==> flow/design.v (excerpt) <==
module comparator_latch #
(
  parameter n_to_response_time = -1038,
  parameter p_to_response_time = -1020,
  parameter const_response_time = 1285,
  parameter n_to_tau = -1248,
  parameter p_to_tau = 1037,
  parameter const_tau = 1042,
  parameter n_to_response_time_lh = -1752,
  parameter p_to_response_time_lh = -1006,
  parameter const_response_time_lh = 1185,
  parameter n_to_tau_lh = 1131,
  parameter p_to_tau_lh = -1115,
  parameter const_tau_lh = 1529
)
(
  input clk,
  input reset,
  input sys_clk,
  input [15-1:0] n,
  input [15-1:0] p,
  output [35-1:0] out
);
  reg [17-1:0] state_cycle_counter;
  reg [1-1:0] prev_sys_clk;
  reg [35-1:0] o;
  wire [32-1:0] wait_time;
  wire [51-1:0] tau;
  wire [36-1:0] dvdt;
  wire [32-1:0] wait_time_lh;
  wire [59-1:0] tau_lh;
  wire [37-1:0] dodt;
  reg [32-1:0] fsm;
  localparam fsm_init = 0;
  wire [35-1:0] padr_0;
  wire [23-1:0] padr_bits_1;
  ...
make LEC_CHECK=0 ABC_AREA=1 CAP_MARGIN=25 CELL_PAD_IN_SITES_DETAIL_PLACEMENT=1 CORE_MARGIN=5 CORE_UTILIZATION=40 HOLD_SLACK_MARGIN=0.09 MIN_ROUTING_LAYER=met2 PLACE_DENSITY_LB_ADDON=0.05 SLEW_MARGIN=20 finish   # period 38.1 ns
run.sh (not shown) runs the stock make flow with config.mk's settings and CLKGATE_MAP_FILE=.
Change:
CAP_MARGIN = 40   (was 25)
CORE_MARGIN = 10   (was 5)
CORE_UTILIZATION = 31   (was 40)
CTS_CLUSTER_DIAMETER = 23   (was not set)
GPL_ROUTABILITY_DRIVEN = 0   (was not set)
GPL_TIMING_DRIVEN = 0   (was not set)
PLACE_DENSITY_LB_ADDON = 0.21   (was 0.05)
What happened: Final area came out higher by 1.9%; global-route usage goes down by 11 points; core utilization drops by 9.1 points; worst setup slack degrades by 0.50 ns.
Change:
ABC_AREA = not set   (was 1)
CAP_MARGIN = 20   (was 40)
CELL_PAD_IN_SITES_DETAIL_PLACEMENT = not set   (was 1)
CORE_MARGIN = 2   (was 10)
CORE_UTILIZATION = 40   (was 31)
CTS_CLUSTER_DIAMETER = not set   (was 23)
GPL_ROUTABILITY_DRIVEN = not set   (was 0)
GPL_TIMING_DRIVEN = not set   (was 0)
HOLD_SLACK_MARGIN = not set   (was 0.09)
MIN_ROUTING_LAYER = not set   (was met2)
PLACE_DENSITY_LB_ADDON = not set   (was 0.21)
SETUP_SLACK_MARGIN = 3.36   (was not set)
clock period = 24.8 ns   (was 38.1 ns; I/O delays follow)
After rerunning: Via count shrinks by 38%; cell area falls by 1.4%; count of clock-buffer cells in the layout went down by 1; hold slack gets better by 0.058 ns; register-to-register slack loses 13 ns; worst setup slack got worse by 7.7 ns; global-route usage came out lower by 5.5 points; routed wire length went down by 24%.
Change:
CORE_UTILIZATION = 70   (was 40)
CTS_CLUSTER_DIAMETER = 219   (was not set)
CTS_CLUSTER_SIZE = 14   (was not set)
SETUP_SLACK_MARGIN = not set   (was 3.36)
clock period = 14.6 ns   (was 24.8 ns; I/O delays follow)
Result: The changed run reached the layout checks and failed them: negative setup slack. Sequential cell count stays the same. Utilization is higher by 41 points. Synthesized cell count is unchanged. Design area increases by 8.7%.
Change:
CORE_UTILIZATION = 66   (was 70)
CTS_CLUSTER_DIAMETER = not set   (was 219)
CTS_CLUSTER_SIZE = not set   (was 14)
Effect: The changed run completed and failed the layout checks on negative setup slack. Worst setup slack gains 0.051 ns. Final area grows by 0.79%.
Change:
CORE_UTILIZATION = 71   (was 66)
CTS_CLUSTER_DIAMETER = 344   (was not set)
MAX_ROUTING_LAYER = met4   (was not set)
clock period = 17.7 ns   (was 14.6 ns; I/O delays follow)
- The changed run finished but fails on negative setup slack
- utilization grows by 5.2 points
- worst setup slack gets better by 2.5 ns
- via count grows by 2.8%
- final cell count shrinks by about 1.6%
- routed wire length grows by 6.2%
- worst hold slack hardly moves
- final area shrinks by about 1.4%
- area after synthesis does not change
- first-iteration DRC count grows by about 28%
- critical path depth shrinks by 6
